Design uart_top, start of the top module:
module  uart_top(
								input  clk,
								input  rst_n,
								input  din,
								input sw8,
								output  reg  [23:0] pic_out,
								output  reg [16:0] addr,
								output  reg wr_ram,
								output  tx,
								output  reg pic_done,    
								output  reg  pic_download,    
								output  reg [7:0] rgb_led
								);
For scale: ~150 flip-flops, about 57 I/O pins.
export LEC_CHECK = 0
export ABC_AREA = 1
export CAP_MARGIN = 0
export CORE_MARGIN = 2
export CORE_UTILIZATION = 68
export CTS_CLUSTER_DIAMETER = 90
export GPL_ROUTABILITY_DRIVEN = 1
export GPL_TIMING_DRIVEN = 1
export PLACE_DENSITY_LB_ADDON = 0.1
export SETUP_SLACK_MARGIN = 0.66
export SLEW_MARGIN = 20
create_clock -name core_clock -period 2.26 [get_ports {clk}]
run.sh (not shown) runs the stock make flow with config.mk's settings and CLKGATE_MAP_FILE=.
The baseline completed and failed the layout checks on setup timing.
Then changed:
ABC_AREA = not set   (was 1)
CAP_MARGIN = 30   (was 0)
CORE_UTILIZATION = 71   (was 68)
CTS_CLUSTER_DIAMETER = 221   (was 90)
PLACE_DENSITY_LB_ADDON = not set   (was 0.1)
SETUP_SLACK_MARGIN = not set   (was 0.66)
clock period = 3.08 ns   (was 2.26 ns; I/O delays follow)
The changed run reached the layout checks and failed them: setup timing.
Area after synthesis is lower by 5.1%.
Wire length is lower by 23%.
Cell area is lower by 11%.
Global-route usage is lower by 0.92 points.
Then changed:
CAP_MARGIN = 20   (was 30)
CORE_UTILIZATION = 70   (was 71)
CTS_CLUSTER_DIAMETER = not set   (was 221)
CTS_CLUSTER_SIZE = 37   (was not set)
GPL_ROUTABILITY_DRIVEN = not set   (was 1)
GPL_TIMING_DRIVEN = not set   (was 1)
clock period = 2.33 ns   (was 3.08 ns; I/O delays follow)
Result: The changed run finished but failed the layout checks on setup timing; maximum frequency goes down by 3.9%; worst setup slack got worse by 0.88 ns; critical path depth came out higher by 1; synthesized cell count stays the same.
Then changed:
ABC_AREA = 1   (was not set)
CTS_CLUSTER_DIAMETER = 233   (was not set)
CTS_CLUSTER_SIZE = 23   (was 37)
clock period = 2.06 ns   (was 2.33 ns; I/O delays follow)
Now the flow completed, yet does not pass: hold timing, setup timing.
Clock-buffer cell count grows by 2.
Worst hold slack got worse by 0.38 ns.
Clock power grows by about a fifth.
Design area grows by a few percent.
Sequential power grows by roughly a tenth.
Global-route usage shrinks by 1.7 points.
Sequential share of layout area shrinks by 2.7 points.
Setup slack improved by 0.48 ns.
Combinational power grows by well over a third.
Non-clock buffer count grows by 7.


== job 101 ==
uart_top again, from the RTL that the note above started with.
clock: 2.69 ns
lec_check: 0
cap_margin: 30
core_margin: 2
core_utilization: 72
cts_cluster_diameter: 260
gpl_routability_driven: 1
gpl_timing_driven: 1
setup_slack_margin: -0.19
slew_margin: 20
In job 101 the implementation ran to completion but is not tape-out ready, as the final checks report setup timing.
--- input diff job 101..job 102 ---
# job 101
export LEC_CHECK = 0
export CAP_MARGIN = 30
export CORE_MARGIN = 2
export CORE_UTILIZATION = 72
export CTS_CLUSTER_DIAMETER = 260
export GPL_ROUTABILITY_DRIVEN = 1
export GPL_TIMING_DRIVEN = 1
export SETUP_SLACK_MARGIN = -0.19
export SLEW_MARGIN = 20
create_clock -name core_clock -period 2.69 [get_ports {clk}]
# job 102
export LEC_CHECK = 0
export CAP_MARGIN = 30
export CORE_MARGIN = 4
export CORE_UTILIZATION = 61
export CTS_CLUSTER_DIAMETER = 260
export CTS_CLUSTER_SIZE = 98
export GPL_ROUTABILITY_DRIVEN = 1
export GPL_TIMING_DRIVEN = 1
export PLACE_DENSITY_LB_ADDON = 0.07
export SLEW_MARGIN = 20
export TNS_END_PERCENT = 20
create_clock -name core_clock -period 3.42 [get_ports {clk}]
==> results <==
- Job 102: done, clean on timing, DRC and antenna
- Job 101 → job 102: number of vias after detailed routing decreased by about 15% relative to the old numbers, reported leakage power dropped 5.3%, combinational power dropped about 55%, growth of design area from synthesis to finish fell by 6.4 points, number of multi-input combinational cells in the layout comparable.
- Final cell area: job 102 below job 101
Inputs modified between job 102 and job 103:
# job 102
export LEC_CHECK = 0
export CAP_MARGIN = 30
export CORE_MARGIN = 4
export CORE_UTILIZATION = 61
export CTS_CLUSTER_DIAMETER = 260
export CTS_CLUSTER_SIZE = 98
export GPL_ROUTABILITY_DRIVEN = 1
export GPL_TIMING_DRIVEN = 1
export PLACE_DENSITY_LB_ADDON = 0.07
export SLEW_MARGIN = 20
export TNS_END_PERCENT = 20
create_clock -name core_clock -period 3.42 [get_ports {clk}]
# job 103
export LEC_CHECK = 0
export CAP_MARGIN = 30
export CORE_MARGIN = 2
export CORE_UTILIZATION = 68
export CTS_CLUSTER_DIAMETER = 260
export GPL_ROUTABILITY_DRIVEN = 1
export GPL_TIMING_DRIVEN = 1
export PLACE_DENSITY = 0.61
export SLEW_MARGIN = 20
create_clock -name core_clock -period 2.16 [get_ports {clk}]
==> comparison <==
Summary across job 103 and job 102: the single failing run is job 103. From the logs: job 103 reached the end of the flow and failed the layout checks with setup timing. Switching power share of the total | job 103 below job 102. Taking job 102 as the reference, in job 103 number of violations reported at the end of detailed-routing iteration 0 climbed 12%; via count went up; wire length of the first global-routing pass increased by about 9% relative to the old numbers; core utilization increased 12 points; sum of routed wire segments on met1 went up 7.6%. Relative to job 102, the last weighted congestion value of the routability-driven placer measured on job 103 has increased slightly. Against job 102, job 103 reports a internal power that is higher. Between job 103 and job 102, post-layout total power is higher for job 103, job 102 comes in under that. From job 102 to job 103 the numbers moved as follows: proportion of power drawn by combinational gates increased 6.9 points; final period utilization increased 62 points.
For job 104, these inputs were changed with respect to job 103:
# job 103
export LEC_CHECK = 0
export CAP_MARGIN = 30
export CORE_MARGIN = 2
export CORE_UTILIZATION = 68
export CTS_CLUSTER_DIAMETER = 260
export GPL_ROUTABILITY_DRIVEN = 1
export GPL_TIMING_DRIVEN = 1
export PLACE_DENSITY = 0.61
export SLEW_MARGIN = 20
create_clock -name core_clock -period 2.16 [get_ports {clk}]
# job 104
export LEC_CHECK = 0
export ABC_AREA = 1
export CAP_MARGIN = 0
export CORE_MARGIN = 2
export CORE_UTILIZATION = 68
export CTS_CLUSTER_DIAMETER = 90
export GPL_ROUTABILITY_DRIVEN = 1
export GPL_TIMING_DRIVEN = 1
export PLACE_DENSITY = 0.37
export SETUP_SLACK_MARGIN = 0.66
export SLEW_MARGIN = 20
create_clock -name core_clock -period 2.26 [get_ports {clk}]
### Flow results
Although job 104 finished all stages, its layout failed final checks on setup timing.
Between job 104 and job 103, the logic depth of the worst setup path including buffers is higher for job 104.
Taking job 103 as the reference, in job 104 share of the clock period used by the worst path after layout has decreased; relative area change from synthesis to final layout now larger; chip area estimate from yosys synthesis grew by 5.4%; final area up 720 um2.


Setup of oak:
Starting RTL as in the previous note.
make LEC_CHECK=0 ABC_AREA=1 CAP_MARGIN=20 CORE_MARGIN=2 CORE_UTILIZATION=72 CTS_CLUSTER_DIAMETER=233 CTS_CLUSTER_SIZE=23 PLACE_DENSITY_LB_ADDON=0.07 SETUP_SLACK_MARGIN=0.85 SLEW_MARGIN=20 finish   # period 2.93 ns
Although it ran to completion, oak produced a layout that fails the final checks because of negative setup slack.
Edits applied to the flow inputs when going from oak to pine:
- setting PLACE_DENSITY to 0.35 for the first time
- changing SETUP_SLACK_MARGIN from 0.85 to 0.59
- changing CORE_UTILIZATION from 72 to 70
- removing PLACE_DENSITY_LB_ADDON (formerly 0.07)
- changing the clock period (ns, I/O delays scaled along) from 2.93 to 2.06
Results
For pine, the flow was terminated by a tool error in global routing (5_1_grt) and produced no final design. Reported for pine and oak, count of input and output buffers turned out identical to the last digit. Diff oak..pine | number of clock sinks | unchanged. Summary of pine over oak: instance count after placement with tap cells included up 20; count of instances resized after the clock tree is built rose by 670%. Diff pine and oak: post-CTS setup buffer count higher in pine. Routability congestion estimate from global placement: pine vs oak down 5.5%. [pine] estimated wirelength of the detail-placed design fell 120 microns relative to oak. Die size: pine exceeds oak. From pine to oak, post-synth design cell area did not move at all. Synthesized area per cell: oak vs pine identical. oak -> pine: number of distinct standard cells referenced by the synthesized netlist flat.
Relative to pine, the following input files were edited for birch:
- putting PLACE_DENSITY_LB_ADDON at 0.07 where nothing was set
- swapping 0.59 for 0.62 in SETUP_SLACK_MARGIN
- clearing PLACE_DENSITY, which used to be 0.35
## What came out
- Changes observed in birch relative to pine: placement row count saw little to no change; number of nets at floorplan saw little to no change; floorplan core area saw little to no change.
- Re post-synthesis share of cell area spent on and, or, nand and nor gates: no difference whatsoever between pine and birch.
- birch vs pine — total placed instance area rose 0.39%.
- Sort pine and birch by estimated wirelength of the detail-placed design, descending, and birch comes first.
- Compared pine against birch; sequential area share after synthesis within noise.
- Cell count after placement of pine is on par with birch.
- Not one of pine and birch finished clean.
- Status(birch) = ERROR, stage = clock tree synthesis (4_1_cts)
- What ended pine was a tool error in global routing (5_1_grt); the run never finished.
- pine → birch: number of distinct library cells after synthesis stayed essentially flat; post-synthesis chip area from yosys stayed essentially flat.
For maple, these inputs were changed with respect to birch:
- PLACE_DENSITY_LB_ADDON: 0.07 -> 0.06
- SETUP_SLACK_MARGIN: 0.62 -> 0.85
- the clock period (ns, I/O delays scaled along): 2.06 -> 2.93
## What came out
maple did not stop at any stage, and its layout met the timing, design-rule and antenna checks. Looking at maple and birch, the share of synthesized cell area in full adder, half adder and majority cells is a wash. Diff birch..maple | effective utilization at floorplan | unchanged. Lower routability congestion estimate from global placement goes to birch over maple. Diff birch -> maple: netlist area before placement barely changed, cell total after placement -2.3%. maple against birch: setup slack at placement went up; cell row count held steady. Cmp maple vs birch: sum of net half-perimeters after detailed placement lower in maple.


Setup of job 600:
Starting RTL as in the previous note.
Settings: LEC_CHECK=0, CAP_MARGIN=0, CELL_PAD_IN_SITES_DETAIL_PLACEMENT=0, CELL_PAD_IN_SITES_GLOBAL_PLACEMENT=3, CORE_ASPECT_RATIO=0.9, CORE_MARGIN=6, CORE_UTILIZATION=61, CTS_CLUSTER_DIAMETER=253, CTS_CLUSTER_SIZE=86, GPL_ROUTABILITY_DRIVEN=1, GPL_TIMING_DRIVEN=1, HOLD_SLACK_MARGIN=0.02, MAX_ROUTING_LAYER=met4, PLACE_DENSITY_LB_ADDON=0.07, SETUP_SLACK_MARGIN=-0.3, SLEW_MARGIN=20, TNS_END_PERCENT=25; clock period 3.42 ns.
Job 600 did not finish: a tool error stopped it during global placement without I/O.
Edits applied to the flow inputs when going from job 600 to job 1678:
- removing MAX_ROUTING_LAYER (formerly met4)
- removing CELL_PAD_IN_SITES_DETAIL_PLACEMENT (formerly 0)
- removing HOLD_SLACK_MARGIN (formerly 0.02)
- changing CORE_ASPECT_RATIO from 0.9 to 1.94
- removing PLACE_DENSITY_LB_ADDON (formerly 0.07)
- changing CORE_MARGIN from 6 to 4
- changing TNS_END_PERCENT from 25 to 20
- setting PLACE_DENSITY to 0.39 for the first time
- removing CELL_PAD_IN_SITES_GLOBAL_PLACEMENT (formerly 3)
- changing CTS_CLUSTER_SIZE from 86 to 98
- changing CAP_MARGIN from 0 to 30
- changing CTS_CLUSTER_DIAMETER from 253 to 260
- changing SETUP_SLACK_MARGIN from -0.3 to -0.32
Notes after the runs:
- In job 1678 the implementation completed, yet the final layout does not meet the checks, the culprit being setup timing.
- Job 1678 vs. job 600: die extent in y went up by about 40%.
- The area enclosed by the die boundary of job 1678 was superior to that of job 600.
- Taking job 600 as the reference point, the placeable core area of job 1678 rises by about 1.1%.
The inputs of job 6763 differ from those of job 1678 as listed below.
- setting CELL_PAD_IN_SITES_GLOBAL_PLACEMENT to 3 for the first time
- changing CTS_CLUSTER_DIAMETER from 260 to 253
- changing GPL_TIMING_DRIVEN from 1 to 0
- setting PLACE_DENSITY_LB_ADDON to 0.07 for the first time
- setting MAX_ROUTING_LAYER to met5 for the first time
- removing PLACE_DENSITY (formerly 0.39)
- setting CELL_PAD_IN_SITES_DETAIL_PLACEMENT to 0 for the first time
- removing SETUP_SLACK_MARGIN (formerly -0.32)
- changing TNS_END_PERCENT from 20 to 85
- removing CORE_ASPECT_RATIO (formerly 1.94)
- setting HOLD_SLACK_MARGIN to 0.02 for the first time
- changing CTS_CLUSTER_SIZE from 98 to 86
- changing CAP_MARGIN from 30 to 0
## What came out
What ended job 6763 was a tool error in global placement without I/O; the run never finished. Number of distinct library cells after synthesis: job 6763 vs job 1678 identical. Reported for job 6763 and job 1678, xor/xnor cell area share of the yosys netlist turned out identical to the last digit. Comparing job 6763 against job 1678, there is no change at all in yosys cell count. Taking job 1678 as the reference, in job 6763 core area down 0.74%; floorplan die width shows an increase of about 35%. Reported for job 6763 and job 1678, share of synthesized cell area in and, or, nand and nor gates turned out identical to the last digit. Taking job 1678 as the reference, in job 6763 die size down 93 sq um; post-synthesis instance total shows no meaningful change; synthesized area has remained practically unchanged.
The inputs of job 6624 differ from those of job 6763 as listed below.
- MAX_ROUTING_LAYER: met5 -> unset
- CTS_CLUSTER_SIZE: 86 -> unset
- TNS_END_PERCENT: 85 -> unset
- CTS_CLUSTER_DIAMETER: 253 -> 260
- CAP_MARGIN: 0 -> 30
- CELL_PAD_IN_SITES_GLOBAL_PLACEMENT: 3 -> unset
- HOLD_SLACK_MARGIN: 0.02 -> unset
- CELL_PAD_IN_SITES_DETAIL_PLACEMENT: 0 -> unset
### Flow results
Job 6624 finished end to end and its layout was clean on timing, DRC and antenna. Job 6763 → job 6624: overall die height held steady; core outline area held steady; area after synthesis held steady; yosys stat chip area held steady; basic-gate share of the synthesized area counting and, or, nand and nor cells held steady. Diff job 6624..job 6763 | instance count of the mapped netlist | negligible. Diff job 6624..job 6763 | number of flip-flops and latches in the synthesized netlist | unchanged. As far as count of library flops with an enable pin goes, job 6624 and job 6763 are indistinguishable; the numbers are identical. As far as net count of the mapped netlist goes, job 6624 and job 6763 are indistinguishable; the numbers are identical.
Input changes introduced in job 1916 (baseline for comparison: job 6624):
- CORE_MARGIN now 2, was 4
- PLACE_DENSITY_LB_ADDON no longer set, was 0.07
- CORE_UTILIZATION now 65, was 61
- GPL_TIMING_DRIVEN now 1, was 0
Comparing job 6624 and job 1916, the lower global-route wire length before repair was measured on job 1916.
Instance area at placement: job 1916 < job 6624
Delta (job 1916 minus job 6624): sequential share of layout area went up by 0.71 points; clock slew at the register clock pins of the worst setup and hold paths was more or less identical; post-DP HPWL went down by 5.3%; final cell count went down by 3.3%; maximum frequency went up by about 2.1%.
Job 1916 and job 6624 ended up with roughly the same multi-input gate share of total cell area.
Part of the total power dissipated in combinational logic is higher on job 6624


Setup of run 1:
uart_top again, from the RTL that the note above started with.
clock: 10.0 ns
lec_check: 0
cap_margin: 20
cell_pad_in_sites_detail_placement: 1
core_aspect_ratio: 0.5
core_margin: 9
core_utilization: 48
cts_cluster_diameter: 375
cts_cluster_size: 100
slew_margin: 20
Run 1 finished every stage and its layout cleared the timing, design-rule and antenna checks.
> inputs changed (run 1 -> run 2)
# run 1
export LEC_CHECK = 0
export CAP_MARGIN = 20
export CELL_PAD_IN_SITES_DETAIL_PLACEMENT = 1
export CORE_ASPECT_RATIO = 0.5
export CORE_MARGIN = 9
export CORE_UTILIZATION = 48
export CTS_CLUSTER_DIAMETER = 375
export CTS_CLUSTER_SIZE = 100
export SLEW_MARGIN = 20
create_clock -name core_clock -period 10.0 [get_ports {clk}]
# run 2
export LEC_CHECK = 0
export CAP_MARGIN = 20
export CORE_MARGIN = 2
export CORE_UTILIZATION = 40
export SLEW_MARGIN = 20
create_clock -name core_clock -period 3.68 [get_ports {clk}]
Notes after the runs:
[run 2] portion of total power attributed to the clock network rose 0.2 points relative to run 1
Final clock period utilization by the worst path, run 1 and run 2: higher on run 2
Higher detailed-route wire length on metal 1 was reported by run 1, not run 2.
From run 1 to run 2 the numbers moved as follows: mean post-synth cell area held steady, relative area change from synthesis to final layout increased by 0.83 points relative to the old numbers.
Worst path setup slack after routing for run 2 is lower than for run 1.
Compared with run 1, run 2 is the more power-hungry design.
Here is what was changed in the inputs of run 3 compared with run 2.
# run 2
export LEC_CHECK = 0
export CAP_MARGIN = 20
export CORE_MARGIN = 2
export CORE_UTILIZATION = 40
export SLEW_MARGIN = 20
create_clock -name core_clock -period 3.68 [get_ports {clk}]
# run 3
export LEC_CHECK = 0
export CAP_MARGIN = 20
export CORE_ASPECT_RATIO = 1.7
export CORE_MARGIN = 9
export CORE_UTILIZATION = 40
export CTS_CLUSTER_DIAMETER = 375
export CTS_CLUSTER_SIZE = 100
export SLEW_MARGIN = 20
create_clock -name core_clock -period 10.0 [get_ports {clk}]
### Flow results
From run 2 to run 3 the numbers moved as follows: worst setup skew after layout about even, share of cell area taken by flip-flops and latches rose 0.17 points, worst setup slack rose 6170 ps. Comparing run 2 with run 3, the flip-flop and latch count came out essentially unchanged. Run 3 finished end to end and its layout was clean on timing, DRC and antenna. Run 2 → run 3: met3 usage down 1.3 points; chip width lower. Run 3 against run 2; filler cell count in the final layout is up by a few percent. When run 3 is measured against run 2, its overall fraction of global-route tracks in use turns out 2.0 points lower. Between run 2 and run 3, final layout net count is higher for run 2, run 3 comes in under that. Reported for run 2 and run 3, number of clock sinks turned out identical to the last digit. Run 3 ends up with a setup slack at placement that is 6120 ps higher than in run 2.
Input changes introduced in run 4 (baseline for comparison: run 3):
# run 3
export LEC_CHECK = 0
export CAP_MARGIN = 20
export CORE_ASPECT_RATIO = 1.7
export CORE_MARGIN = 9
export CORE_UTILIZATION = 40
export CTS_CLUSTER_DIAMETER = 375
export CTS_CLUSTER_SIZE = 100
export SLEW_MARGIN = 20
create_clock -name core_clock -period 10.0 [get_ports {clk}]
# run 4
export LEC_CHECK = 0
export CAP_MARGIN = 20
export CORE_ASPECT_RATIO = 0.5
export CORE_MARGIN = 9
export CORE_UTILIZATION = 66
export CTS_CLUSTER_DIAMETER = 375
export CTS_CLUSTER_SIZE = 100
export SETUP_SLACK_MARGIN = -0.96
export SLEW_MARGIN = 20
create_clock -name core_clock -period 10.0 [get_ports {clk}]
Results
- Run 4 | status: complete | timing, DRC, antenna: pass
- Sort run 3 and run 4 by detailed-routed wire length on met2, descending, and run 3 comes first.
- Run 4 vs. run 3: global-route wire length before repair comparable; switching part of the total power went down 0.54 points; met3 layer usage reported by global route now larger.
- Run 4 has signed area change from the synthesized netlist to the final layout below what run 3 had.
- Re met1 wire length: run 3 and run 4 aren't equal, and the higher value belongs to run 4.
- The setup slack after layout reported for run 4 is greater than that of run 3 by 29 ps.
- Compare run 3 and run 4 | standard cell area after detailed placement higher: run 3
- Power consumption is higher on run 3
Modified inputs, run 5 compared to run 4
# run 4
export LEC_CHECK = 0
export CAP_MARGIN = 20
export CORE_ASPECT_RATIO = 0.5
export CORE_MARGIN = 9
export CORE_UTILIZATION = 66
export CTS_CLUSTER_DIAMETER = 375
export CTS_CLUSTER_SIZE = 100
export SETUP_SLACK_MARGIN = -0.96
export SLEW_MARGIN = 20
create_clock -name core_clock -period 10.0 [get_ports {clk}]
# run 5
export LEC_CHECK = 0
export CAP_MARGIN = 20
export CORE_MARGIN = 2
export CORE_UTILIZATION = 40
export CTS_CLUSTER_DIAMETER = 343
export HOLD_SLACK_MARGIN = 0.04
export SLEW_MARGIN = 20
create_clock -name core_clock -period 10.0 [get_ports {clk}]
## What came out
- Looking at global-route usage, run 5 sits 4.2 points lower than run 4 does.
- Row power consumed by the clock network: run 5 higher / run 4 lower
- Sequential power of run 5 is on par with run 4.
- | signed area change from the synthesized netlist to the final layout | run 5 vs run 4 | 1.8 points higher |
- After detailed routing, run 4 needs more wire than run 5.
- Row portion of the clock cycle consumed by the worst path in the final layout: run 5 higher / run 4 lower
- Of run 4 and run 5, the run reporting the higher via count was run 4.
- Utilization run 4 -> run 5: down
- Width of the die came out lower on run 5 than on run 4.
No activity file was given, so power comes from the tool's default toggle rates.
